Setup of JK:
// fir
module  fir(
	input clk,
	input rst_n,			
	input enable,
	input [2:0] tap,		 
	input [15:0] data_in,		
	output [17:0] data_out,		
	output complete
);
Settings: LEC_CHECK=0, ABC_AREA=1, CAP_MARGIN=40, CORE_MARGIN=2, CORE_UTILIZATION=72, CTS_CLUSTER_DIAMETER=363, CTS_CLUSTER_SIZE=15, PLACE_DENSITY_LB_ADDON=0.16, SETUP_SLACK_MARGIN=-0.1, SLEW_MARGIN=20; clock period 2.69 ns.
run.sh (not shown) runs the stock make flow with config.mk's settings and CLKGATE_MAP_FILE=.
Nothing crashed in JK and all stages finished; the problem is that the final layout failed, the offending checks being setup timing.
What MS does differently from JK at the input level:
- changing CAP_MARGIN from 40 to 20
- removing SETUP_SLACK_MARGIN (formerly -0.1)
- removing PLACE_DENSITY_LB_ADDON (formerly 0.16)
- removing CTS_CLUSTER_SIZE (formerly 15)
- changing CORE_UTILIZATION from 72 to 59
- removing CTS_CLUSTER_DIAMETER (formerly 363)
- removing ABC_AREA (formerly 1)
- changing the clock period (ns, I/O delays scaled along) from 2.69 to 3.89
--- outcome ---
- After detailed routing, JK needs more wire than MS.
- MS gives less global-route usage than JK did.
- JK has lower distinct cell type count of the synthesized netlist than MS.
- Lower clock latency at the later pin of the worst-skew pair was reported by JK, not MS.
- Across JK and MS, a clean result was obtained everywhere but in JK.
- To summarise JK: no stage aborted, but the layout did not pass its checks, failing on setup timing.
- MS vs. JK: clock tree cell share of total cell area went up by 3.2 points.
- Number of slew-limit violations in the final report delta (JK -> MS): insignificant
- Summary of MS over JK: register area closely matched the old numbers, combinational cell area excluding buffers and inverters decreased by about 15% relative to the old numbers, multi-input combinational cell count decreased by 37% relative to the old numbers.
- Summary of the comparison: slack of the critical path is higher in MS, relative to JK.
Relative to MS, the following input files were edited for AL:
- CTS_CLUSTER_SIZE newly set to 98
- ABC_AREA newly set to 1
- CORE_UTILIZATION changed from 59 to 65
- CTS_CLUSTER_DIAMETER newly set to 374
- the clock period (ns, I/O delays scaled along) changed from 3.89 to 1.4
Results
AL got as far as global routing, where a tool error ended the run.
In the tables for AL and MS, total CTS buffers reads higher with MS.
AL vs MS on synthesized area divided by synthesized cell count: AL is the lower one.
Relative to MS, the post-CTS setup buffer count of AL is higher by 72.
The final reports for AL and MS show floorplan-stage core utilization higher in the former.
Higher area fraction in xor and xnor cells among AL and MS: MS
What TR does differently from AL at the input level:
- CTS_CLUSTER_SIZE now 17, was 98
- CORE_UTILIZATION now 72, was 65
- CTS_CLUSTER_DIAMETER now 396, was 374
- the clock period (ns, I/O delays scaled along) now 2.0, was 1.4
### Flow results
TR vs AL, number of buffers inserted during clock tree synthesis went up by 13.
Share of synthesized cell area in and-or and or-and compound cells: TR vs AL, no meaningful difference
NOTE die width AL->TR decreased by a few percent
FAIL for each of TR and AL
AL never completed, since it errored out during global routing.
Between AL and TR, buffer count from post-CTS setup fixing decreased.
Higher core area among TR and AL: AL
Cell area reported after detailed placement was higher in the run labelled AL.
Diff AL -> TR: total half-perimeter wirelength after legalization and detailed placement shrank by 11%, area reported by Yosys stat held steady, total die size shrank by 0.0025 mm².

* * *

fir again, from the RTL that the note above started with.
clock: 4.24 ns
lec_check: 0
cap_margin: 20
core_margin: 2
core_utilization: 9
slew_margin: 20
Rerun with:
- ABC_AREA: default -> 1
- CORE_UTILIZATION: 9 -> 70
- CTS_CLUSTER_DIAMETER: default -> 379
- CTS_CLUSTER_SIZE: default -> 22
- SETUP_SLACK_MARGIN: default -> -0.1
- clock period: 4.24 -> 2.36 ns (I/O delays scaled with it)
Now the flow completed, yet does not pass: setup timing; design area rose by 3.4%; register-to-register slack loses 1.3 ns; synthesized cell count rose by about 60%; setup slack loses 1.3 ns; synthesized area rose by 11%.
Rerun with:
- CORE_UTILIZATION: 70 -> 72
- CTS_CLUSTER_DIAMETER: 379 -> default
- CTS_CLUSTER_SIZE: 22 -> 15
- PLACE_DENSITY_LB_ADDON: default -> 0.16
- clock period: 2.36 -> 2.99 ns (I/O delays scaled with it)
The new run finished with setup timing left.
Die area decreases by about 2.7%.
Routed wire length decreases by 8.8%.
Fmax increases by 6.8%.

* * *

Starting RTL as in the previous note.
clock: 2.99 ns
lec_check: 0
cap_margin: 20
core_margin: 2
core_utilization: 66
setup_slack_margin: 0.77
slew_margin: 20
The baseline completed, yet does not pass: setup timing.
Edit:
Settings changed: ABC_AREA set to 1, CORE_UTILIZATION 66 to 72, CTS_CLUSTER_DIAMETER set to 374, CTS_CLUSTER_SIZE set to 98, SETUP_SLACK_MARGIN 0.77 to 0.2, TNS_END_PERCENT set to 10.
Clock period 2.99 ns to 1.4 ns, I/O delays scaled along.
The changed run ended with an error in global routing (GRT-0116).
Area after synthesis grows by 11%.
Synthesized cell count came out higher by about 60%.
Die size grows by 1.9%.
Edit:
Settings changed: ABC_AREA 1 to unset, CORE_UTILIZATION 72 to 40, CTS_CLUSTER_DIAMETER 374 to unset, CTS_CLUSTER_SIZE 98 to unset, SETUP_SLACK_MARGIN 0.2 to unset, TNS_END_PERCENT 10 to unset.
Clock period 1.4 ns to 4.0 ns, I/O delays scaled along.
What happened:
- Now the flow produced a clean layout
- area after synthesis shrinks by 10%
- die area grows by 60%
- synthesized cell count shrinks by 38%
Edit:
Clock period 4.0 ns to 3.56 ns, I/O delays scaled along.
Outcome: With this change the flow ran to the end with violations: setup timing; cell count grows slightly; setup slack loses 0.17 ns; via count grows slightly.

* * *

Starting RTL as in the previous note.
export LEC_CHECK = 0
export ABC_AREA = 1
export CAP_MARGIN = 20
export CORE_MARGIN = 2
export CORE_UTILIZATION = 72
export CTS_CLUSTER_DIAMETER = 368
export CTS_CLUSTER_SIZE = 25
export HOLD_SLACK_MARGIN = 0.28
export PLACE_DENSITY_LB_ADDON = 0.16
export SETUP_SLACK_MARGIN = -0.26
export SLEW_MARGIN = 20
create_clock -name core_clock -period 2.68 [get_ports {clk}]
The starting point finished but fails on negative setup slack.
Then changed:
- CORE_UTILIZATION: 72 -> 70
- CTS_CLUSTER_DIAMETER: 368 -> not set
- HOLD_SLACK_MARGIN: 0.28 -> not set
- PLACE_DENSITY_LB_ADDON: 0.16 -> not set
- SETUP_SLACK_MARGIN: -0.26 -> not set
- clock period: 2.68 -> 2.56 ns (I/O delays scaled with it)
The changed run finished with negative setup slack left.
Critical path depth is lower by 3.
Register-to-register slack got worse by 0.40 ns.
Then changed:
- CORE_UTILIZATION: 70 -> 68
- CTS_CLUSTER_SIZE: 25 -> not set
- clock period: 2.56 -> 3.28 ns (I/O delays scaled with it)
Result: Now the flow ran to the end with no violations; wire length goes down by a quarter to a third; sequential share of layout area rises by 2.8 points; via count falls by roughly a tenth; final area decreases by a little under a tenth.
Then changed:
- ABC_AREA: 1 -> not set
- CELL_PAD_IN_SITES_GLOBAL_PLACEMENT: not set -> 3
- CORE_UTILIZATION: 68 -> 40
- GPL_TIMING_DRIVEN: not set -> 0
- HOLD_SLACK_MARGIN: not set -> 0.13
- clock period: 3.28 -> 4.0 ns (I/O delays scaled with it)
The new run completed without violations. Final cell count goes down by about 25%. Count of clock-buffer cells in the layout goes up by 7. Cell area goes down by 7.4%. First-iteration DRC count goes down by 70%. Utilization goes down by 30 points. Clock skew goes down by 0.026 ns. Worst setup slack degrades by 0.023 ns. Fmax goes down by about 20%.
Then changed:
- ABC_AREA: not set -> 1
- CAP_MARGIN: 20 -> 25
- CELL_PAD_IN_SITES_DETAIL_PLACEMENT: not set -> 1
- CELL_PAD_IN_SITES_GLOBAL_PLACEMENT: 3 -> not set
- GPL_TIMING_DRIVEN: 0 -> not set
- MAX_ROUTING_LAYER: not set -> met4
- SETUP_SLACK_MARGIN: not set -> -0.05
Effect: The new run finished with timing, DRC and antenna clean. Critical path depth came out higher by 6. Global-route usage came out higher by 3.5 points. Setup slack gains 0.50 ns. Wire length came out higher by about 30%.
Then changed:
- ABC_AREA: 1 -> not set
- CAP_MARGIN: 25 -> 20
- CELL_PAD_IN_SITES_DETAIL_PLACEMENT: 1 -> not set
- HOLD_SLACK_MARGIN: 0.13 -> not set
- MAX_ROUTING_LAYER: met4 -> not set
- SETUP_SLACK_MARGIN: -0.05 -> not set
- clock period: 4.0 -> 3.89 ns (I/O delays scaled with it)
Effect:
- clock skew goes up by 0.0032 ns
- cell area falls by 7.9%
- die area goes down by 9.9%
- register-to-register slack degrades by 0.59 ns
- global-route usage drops by 7.0 points
- clock-buffer cell count climbs by 2
- core utilization went up by 1.2 points

* * *

== run 1 ==
fir again, from the RTL that the note above started with.
clock: 3.07 ns
lec_check: 0
abc_area: 1
cap_margin: 20
cell_pad_in_sites_detail_placement: 0
core_margin: 2
core_utilization: 72
cts_cluster_diameter: 364
gpl_routability_driven: 0
gpl_timing_driven: 1
max_routing_layer: met4
place_density_lb_addon: 0.14
setup_slack_margin: 0.78
slew_margin: 25
In run 1 the implementation completed, yet the final layout does not meet the checks, the culprit being negative setup slack.
## Diff of input files: run 2 against run 1
- SETUP_SLACK_MARGIN: 0.78 -> unset
- ABC_AREA: 1 -> 0
- PLACE_DENSITY_LB_ADDON: 0.14 -> unset
- CORE_UTILIZATION: 72 -> 66
- CTS_CLUSTER_DIAMETER: 364 -> unset
Notes after the runs:
Comparing run 2 and run 1, the lower global-route wire length before repair is on run 2.
Run 2 does better than run 1 on post-layout instance area.
To summarise run 2: no stage aborted, but the layout did not pass its checks, failing on negative setup slack.
Changes in run 3 relative to run 2:
- ABC_AREA now 1, was 0
- CTS_CLUSTER_SIZE now 17, previously not set
- PLACE_DENSITY_LB_ADDON now 0.14, previously not set
- SETUP_SLACK_MARGIN now 0.8, previously not set
- HOLD_SLACK_MARGIN now 0.28, previously not set
- CORE_UTILIZATION now 72, was 66
==> comparison <==
- Run 3 had finished all stages when the layout checks came back failing, citing negative setup slack.
- Run 3 against run 2: routed length on met3 grew by 210%, number of instances resized during post-cts repair grew by 32, count of clock-buffer cells in the layout shrank by about 8%.
- Re detailed-route wire length per cell: run 3 is 2.3% up on run 2.
- For run 3, the critical path startpoint was sum_1[7], unlike run 2, where it was sum_1[0].
[inputs] run 4 vs run 3
- SETUP_SLACK_MARGIN removed (was 0.8)
- CTS_CLUSTER_SIZE removed (was 17)
- HOLD_SLACK_MARGIN removed (was 0.28)
### Flow results
Run 4 has completed all stages; timing, DRC and antenna checks passed.
Run 4 vs. run 3: time the final worst path needs with I/O delays and setup went down by 190 ps.
Compared with run 3, in run 4 sequential cell count has remained practically unchanged, post-CTS repair timing setup buffer count has decreased.

* * *

fir again, from the RTL that the note above started with.
==> flow/config.mk <==
export PLATFORM = sky130hd
export DESIGN_NAME = fir
export DESIGN_NICKNAME = fir
export VERILOG_FILES = /design/flow/design.v
export SDC_FILE = /design/flow/constraint.sdc
export NUM_CORES = 4
export LEC_CHECK = 0
export ABC_AREA = 0
export CAP_MARGIN = 0
export CELL_PAD_IN_SITES_DETAIL_PLACEMENT = 0
export CORE_MARGIN = 2
export CORE_UTILIZATION = 72
export GPL_ROUTABILITY_DRIVEN = 0
export GPL_TIMING_DRIVEN = 1
export MAX_ROUTING_LAYER = met4
export PLACE_DENSITY = 0.65
export SETUP_SLACK_MARGIN = 0.57
export SLEW_MARGIN = 0
==> flow/constraint.sdc <==
create_clock -name core_clock -period 5.31 [get_ports {clk}]
set_input_delay 1.0620 -clock core_clock [delete_from_list [all_inputs] [get_ports {clk}]]
set_output_delay 1.0620 -clock core_clock [all_outputs]
set_load 0.01 [all_outputs]
The first run completed without violations.
Next try:
ABC_AREA = 1   (was 0)
CELL_PAD_IN_SITES_DETAIL_PLACEMENT = default   (was 0)
CTS_CLUSTER_DIAMETER = 374   (was default)
CTS_CLUSTER_SIZE = 98   (was default)
GPL_ROUTABILITY_DRIVEN = default   (was 0)
GPL_TIMING_DRIVEN = default   (was 1)
MAX_ROUTING_LAYER = default   (was met4)
PLACE_DENSITY = 0.37   (was 0.65)
SETUP_SLACK_MARGIN = default   (was 0.57)
SLEW_MARGIN = 20   (was 0)
clock period = 1.4 ns   (was 5.31 ns; I/O delays follow)
The new run stopped in 4_1_cts on DPL-0038.
Die area increases by 11%.
Synthesized area increases by 11%.
Synthesized cell count increases by 60%.
Next try:
CAP_MARGIN = 40   (was 0)
CTS_CLUSTER_DIAMETER = 396   (was 374)
CTS_CLUSTER_SIZE = 17   (was 98)
PLACE_DENSITY = default   (was 0.37)
SETUP_SLACK_MARGIN = -0.15   (was default)
clock period = 2.0 ns   (was 1.4 ns; I/O delays follow)
=> The new run reached the layout checks and failed them: negative setup slack; die area does not change; synthesized cell count is unchanged; synthesized area is unchanged.
Next try:
ABC_AREA = 0   (was 1)
PLACE_DENSITY = 0.95   (was default)
SLEW_MARGIN = 40   (was 20)
Effect: This time the run died in 4_1_cts. Die size fell by 9.8%. Area after synthesis decreases by 10%. Synthesized cell count goes down by 38%.
Next try:
ABC_AREA = 1   (was 0)
CAP_MARGIN = 15   (was 40)
CTS_CLUSTER_DIAMETER = 374   (was 396)
CTS_CLUSTER_SIZE = 98   (was 17)
PLACE_DENSITY = 0.36   (was 0.95)
SETUP_SLACK_MARGIN = default   (was -0.15)
SLEW_MARGIN = 20   (was 40)
clock period = 1.4 ns   (was 2.0 ns; I/O delays follow)
The new run failed in 4_1_cts.
Synthesized area grows by roughly a tenth.
Die area grows by roughly a tenth.
Synthesized cell count grows by well over a third.

* * *

fir again, from the RTL that the note above started with.
==> flow/design.v (excerpt) <==
module  fir(
	input clk,
	input rst_n,			
	input enable,
	input [2:0] tap,		 
	input [15:0] data_in,		
	output [17:0] data_out,		
	output complete
);
localparam
a0 = 16'd1,	 
a1 = 16'd2,
a2 = 16'd2,
a3 = 16'd3,
a4 = 16'd3,
a5 = 16'd3;
reg [15:0] data_reg_0;	 
reg [15:0] data_reg_1;
reg [15:0] data_reg_2;
reg [15:0] data_reg_3;
reg [15:0] data_reg_4;
reg [15:0] data_reg_5;
reg [15:0] multiplication_0;	 
reg [15:0] multiplication_1;
reg [15:0] multiplication_2;
reg [15:0] multiplication_3;
reg [15:0] multiplication_4;
reg [15:0] multiplication_5;
reg [16:0] sum_1;	 
reg [16:0] sum_2;
reg [16:0] sum_3;
reg [17:0] result;  
reg mul_stage, add_stage1, add_stage2, output_stage;	 
always @ (posedge clk or negedge rst_n)
    begin
        if(!rst_n)
        	begin
        		mul_stage <= 1'b0;
        		add_stage1 <= 1'b0;
        		add_stage2 <= 1'b0;
				output_stage <= 1'b0;
        	end
        else
        	begin
        			mul_stage <= enable;
        			add_stage1 <= mul_stage;
        			add_stage2 <= add_stage1;
        			output_stage <= add_stage2;
        	end
    end
  ...
export LEC_CHECK = 0
export ABC_AREA = 1
export CAP_MARGIN = 25
export CELL_PAD_IN_SITES_DETAIL_PLACEMENT = 1
export CELL_PAD_IN_SITES_GLOBAL_PLACEMENT = 3
export CORE_ASPECT_RATIO = 1.9
export CORE_MARGIN = 2
export CORE_UTILIZATION = 34
export CTS_CLUSTER_DIAMETER = 327
export CTS_CLUSTER_SIZE = 17
export GPL_ROUTABILITY_DRIVEN = 0
export HOLD_SLACK_MARGIN = 0.13
export MAX_ROUTING_LAYER = met4
export SETUP_SLACK_MARGIN = -0.05
export SLEW_MARGIN = 35
export TNS_END_PERCENT = 90
create_clock -name core_clock -period 4.0 [get_ports {clk}]
Change:
CAP_MARGIN = 20   (was 25)
CORE_ASPECT_RATIO = default   (was 1.9)
CORE_UTILIZATION = 42   (was 34)
CTS_CLUSTER_DIAMETER = default   (was 327)
CTS_CLUSTER_SIZE = 25   (was 17)
GPL_TIMING_DRIVEN = 0   (was default)
HOLD_SLACK_MARGIN = 0.05   (was 0.13)
PLACE_DENSITY_LB_ADDON = 0.3   (was default)
SETUP_SLACK_MARGIN = default   (was -0.05)
TNS_END_PERCENT = default   (was 90)
clock period = 2.61 ns   (was 4.0 ns; I/O delays follow)
After rerunning: The new run aborted during global placement (FLW-0024). Die size goes down by 19%. Area after synthesis stays the same. Synthesized cell count stays the same.
Change:
CORE_UTILIZATION = 44   (was 42)
SLEW_MARGIN = 0   (was 35)
clock period = 5.86 ns   (was 2.61 ns; I/O delays follow)
=> The changed run never finished: it broke off in global placement without I/O, error FLW-0024. Die area came out lower by 4.5%. Synthesized cell count is unchanged. Synthesized area stays the same.
